Design top_rx_surf, start of the top module:
module top_rx_surf(
	input 			clk,
	input 			rst_n,
	input 			data_rx,
	output			flag_en_1, 
	output [7:0]	addr_daohang_data,
	output [12:0]	data_rx_end_internet
    );
Size: roughly 1200 cells after synthesis, about 380 flip-flops, about 25 I/O pins, ~15000 sq um of cells after synthesis.
clock: 10.0 ns
lec_check: 0
abc_area: 0
cap_margin: 20
cell_pad_in_sites_detail_placement: 2
core_margin: 2
core_utilization: 26
cts_cluster_diameter: 133
gpl_routability_driven: 0
place_density_lb_addon: 0.09
setup_slack_margin: 0.49
slew_margin: 35
tns_end_percent: 90
run.sh (not shown) runs the stock make flow with config.mk's settings and CLKGATE_MAP_FILE=.
Change:
==> flow/config.mk (replaced) <==
export PLATFORM = sky130hd
export DESIGN_NAME = top_rx_surf
export DESIGN_NICKNAME = top_rx_surf
export VERILOG_FILES = /design/flow/design.v
export SDC_FILE = /design/flow/constraint.sdc
export NUM_CORES = 4
export LEC_CHECK = 0
export CAP_MARGIN = 20
export CORE_MARGIN = 2
export CORE_UTILIZATION = 57
export CTS_CLUSTER_SIZE = 29
export SLEW_MARGIN = 20
==> flow/constraint.sdc (replaced) <==
create_clock -name core_clock -period 6.86 [get_ports {clk}]
set_input_delay 1.3720 -clock core_clock [delete_from_list [all_inputs] [get_ports {clk}]]
set_output_delay 1.3720 -clock core_clock [all_outputs]
set_load 0.01 [all_outputs]
=>
- sequential cell count is unchanged
- design area fell by a few percent
- core utilization rises by 35 points
- global-route usage grows by 8.0 points
- wire length drops by about a fifth
- synthesized area stays the same
- via count drops by a few percent
- power is higher by well over a third
Change:
--- a/flow/config.mk
+++ b/flow/config.mk
@@ -9,4 +9,4 @@
 export CORE_MARGIN = 2
-export CORE_UTILIZATION = 57
-export CTS_CLUSTER_SIZE = 29
+export CORE_UTILIZATION = 69
+export PLACE_DENSITY_LB_ADDON = 0.01
 export SLEW_MARGIN = 20
==> flow/constraint.sdc (replaced) <==
create_clock -name core_clock -period 3.21 [get_ports {clk}]
set_input_delay 0.6420 -clock core_clock [delete_from_list [all_inputs] [get_ports {clk}]]
set_output_delay 0.6420 -clock core_clock [all_outputs]
set_load 0.01 [all_outputs]
What happened: This time the run finished but failed the layout checks on setup timing. Wire length rises by 20%. Hold slack is worse by 300 ps. Final area went up by about 4.4%. Clock skew grows by 11 ps. Global-route usage goes up by 9.2 points. First-iteration DRC count shrinks by 11%. Final cell count climbs by 2.4%. Non-clock buffer count goes up by 100. Power goes up by 100%. Worst setup slack got worse by 3100 ps. Count of clock-buffer cells in the layout grows by 2.
Change:
--- a/flow/config.mk
+++ b/flow/config.mk
@@ -10,3 +10,2 @@
 export CORE_UTILIZATION = 69
-export PLACE_DENSITY_LB_ADDON = 0.01
 export SLEW_MARGIN = 20
==> flow/constraint.sdc (replaced) <==
create_clock -name core_clock -period 4.44 [get_ports {clk}]
set_input_delay 0.8880 -clock core_clock [delete_from_list [all_inputs] [get_ports {clk}]]
set_output_delay 0.8880 -clock core_clock [all_outputs]
set_load 0.01 [all_outputs]
This time the run completed with no timing, DRC or antenna violations.
Worst hold slack improved by 300 ps.
Cell area fell by a few percent.
Wire length fell by roughly a tenth.
Register-to-register slack improved by 1000 ps.
Total power fell by a quarter to a third.
Die size is unchanged.
Setup slack improved by 1000 ps.
Flip-flop count is unchanged.
Clock skew rose by 6.6 ps.
Change:
--- a/flow/config.mk
+++ b/flow/config.mk
@@ -9,3 +9,4 @@
 export CORE_MARGIN = 2
-export CORE_UTILIZATION = 69
+export CORE_UTILIZATION = 66
+export SETUP_SLACK_MARGIN = 2.05
 export SLEW_MARGIN = 20
==> flow/constraint.sdc (replaced) <==
create_clock -name core_clock -period 8.38 [get_ports {clk}]
set_input_delay 1.6760 -clock core_clock [delete_from_list [all_inputs] [get_ports {clk}]]
set_output_delay 1.6760 -clock core_clock [all_outputs]
set_load 0.01 [all_outputs]
- The new run completed with no timing, DRC or antenna violations
- utilization is lower by 3.9 points
- combinational power is lower by 48%
- area after synthesis is unchanged
- cell count barely changes
- setup slack improves by 3600 ps
- wire length is lower by 3.5%
- synthesized cell count does not change
- worst hold slack gets better by 4.4 ps
Power and IR drop assume default switching activity.
